## v52
Design divider, start of the top module:
module divider (
    input div_clk, reset,
    input div,
    input div_signed,
    input [31:0] x, y,
    input use_mod,
    output [31:0] div_result,
    output div_ok
);
Size in the first run: about 100 I/O pins.
Settings: LEC_CHECK=0, CAP_MARGIN=20, CORE_MARGIN=2, CORE_UTILIZATION=40, SLEW_MARGIN=20; clock period 6.73 ns.
run.sh (not shown) runs the stock make flow with config.mk's settings and CLKGATE_MAP_FILE=.
v52: all stages complete, timing, DRC and antenna checks passed
--- input diff v52..v41 ---
Settings: setting SETUP_SLACK_MARGIN to -0.36 for the first time; setting CTS_CLUSTER_SIZE to 32 for the first time; changing CORE_UTILIZATION from 40 to 68; changing the clock period (ns, I/O delays scaled along) from 6.73 to 5.46.
Findings:
STATUS run=v41 STAGES=ALL_DONE FINAL_CHECKS=FAILED CAUSE=setup timing
v52 reached the final stage; the timing, DRC and antenna checks on its layout passed.
Re netlist area before placement: no difference whatsoever between v52 and v41.
Going from v52 to v41, final cell count without fillers decreased by about 6% relative to the old numbers, length of routed wiring on met1 decreased 23%, final tally of setup violations picked up an extra 16, maximum level of the CTS H-tree shows a reduction of 1, worst-case hold slack rose 31 ps.
v41 vs v52 — latest clock arrival within the worst-skew pair rose 60 ps.
Setup changes, v41 to v35
Settings: changing SETUP_SLACK_MARGIN from -0.36 to -0.31; setting CTS_CLUSTER_DIAMETER to 249 for the first time; changing CTS_CLUSTER_SIZE from 32 to 40; changing CORE_UTILIZATION from 68 to 66; changing the clock period (ns, I/O delays scaled along) from 5.46 to 3.97.
[summary]
The log for v35 ends in global routing with error GRT-0232, so the run never completed.
Width of the die (higher): v35
Looking at worst slack after detailed placement across both flows, v35 is the weaker of the two, with v41 ahead.
v35 vs. v41: pre-placement core utilization went down by 1.9 points.
Taking v41 as the reference point, the placed cell area of v35 rises by about 15%.
The die of v35 is larger than the one used in v41.
Taking v41 as the reference point, the count of buffers added by post-CTS timing repair for setup of v35 rises by 36.
Vertical die size went up slightly going from v41 to v35.
v35 and v41 ended up with nearly the same synthesized chip area reported by yosys.
There was hardly any difference in synthesized area divided by synthesized cell count between v35 and v41.
What v21 does differently from v35 at the input level:
Settings: setting ABC_AREA to 1 for the first time; changing CAP_MARGIN from 20 to 0; changing CTS_CLUSTER_DIAMETER from 249 to 387; changing CORE_UTILIZATION from 66 to 72; setting HOLD_SLACK_MARGIN to 0.3 for the first time; setting TNS_END_PERCENT to 10 for the first time; changing CTS_CLUSTER_SIZE from 40 to 12; setting CORE_ASPECT_RATIO to 0.7 for the first time; changing SETUP_SLACK_MARGIN from -0.31 to -0.16; setting PLACE_DENSITY to 0.42 for the first time; changing the clock period (ns, I/O delays scaled along) from 3.97 to 3.59.
[summary]
- Run status, v21: aborted in global routing, error GRT-0116
- In v21 the post-synth area from yosys stat turned out about 2.2% higher than in v35.
- v21 vs. v35: number of post-CTS setup repair buffers went up by 4.
- Reported for v35 and v21, H-tree level count turned out identical to the last digit.
- [v21 vs v35] multiplexer area fraction after synthesis: lower in v21
- Post-placement cell count on v21 is up relative to v35.
- v21 ends up with a vertical die size that is about 19% lower than in v35.
- The total CTS buffers number comes out lower for v35 vs v21.
- Number of cell instances after yosys synthesis on v21 is up relative to v35.
- Sort v35 and v21 by full die area, descending, and v35 comes first.
- Synthesized cell count of v21 exceeds that of v35 by more than a quarter.
Relative to v21, the following input files were edited for v51:
Settings: setting GPL_ROUTABILITY_DRIVEN to 0 for the first time; changing CORE_UTILIZATION from 72 to 40; removing TNS_END_PERCENT (formerly 10); changing CAP_MARGIN from 0 to 20; changing SETUP_SLACK_MARGIN from -0.16 to 0.52; changing SLEW_MARGIN from 20 to 35; changing CTS_CLUSTER_DIAMETER from 387 to 372; removing CORE_ASPECT_RATIO (formerly 0.7); removing PLACE_DENSITY (formerly 0.42); setting MAX_ROUTING_LAYER to met4 for the first time; removing ABC_AREA (formerly 1); removing HOLD_SLACK_MARGIN (formerly 0.3); removing CTS_CLUSTER_SIZE (formerly 12); changing the clock period (ns, I/O delays scaled along) from 3.59 to 8.0.
--- outcome ---
- Compared with v21, v51 shows chip area in the Yosys report lower by 2.2%.
- v51 has completed all stages; timing, DRC and antenna checks passed.
- For cell total in the yosys stat output, dividing the value from v51 by the value from v21 gives 0.79.
- Between v51 and v21, it is v51 whose number of buffers inserted by post-CTS setup repair is lower, by 40.
- Diff v21 -> v51 | number of instances resized during post-cts repair | decrease of 189
- Per the comparison of v51 with v21, number of buffers created by CTS increased by about 50% relative to the old numbers, synthesized instance count decreased by 1126 relative to the old numbers, post-place setup slack increased by 2590 ps relative to the old numbers, fraction of synthesized cell area in xor and xnor cells increased by 3.0 points relative to the old numbers.
- v21 → v51: adder and majority gate portion of the synthesized area shows an increase of 0.17 points; number of enable flip-flop cells shows no meaningful change.
Changes in v22 relative to v51:
Settings: setting CTS_CLUSTER_SIZE to 97 for the first time; changing SETUP_SLACK_MARGIN from 0.52 to -0.31; changing CORE_UTILIZATION from 40 to 72; changing CTS_CLUSTER_DIAMETER from 372 to 387; removing GPL_ROUTABILITY_DRIVEN (formerly 0); changing SLEW_MARGIN from 35 to 20; removing MAX_ROUTING_LAYER (formerly met4); setting ABC_AREA to 1 for the first time; changing the clock period (ns, I/O delays scaled along) from 8.0 to 3.59.
## What came out
v22 did not make it past global routing, where a tool error ended it.
Taking v51 as 1.0, v22 lands at 0.57 on total core area.
Delta(net count of the mapped netlist, v22 - v51) > 0
Higher initial standard-cell utilization of the core goes to v22 over v51.
For mean cell area of the mapped netlist, dividing the value from v51 by the value from v22 gives 1.2.
Total instance count after detailed placement (v22 over v51): increase, about 26%
Higher number of buffers inserted during clock tree synthesis was reported by v51, not v22.
Against v51 as the reference, v22 delivers a higher synthesized cell count.
Synthesized area, v51 and v22: larger value in v22
Going from v51 to v22, adder-cell share of the synthesized area shrinks by 0.17 points.
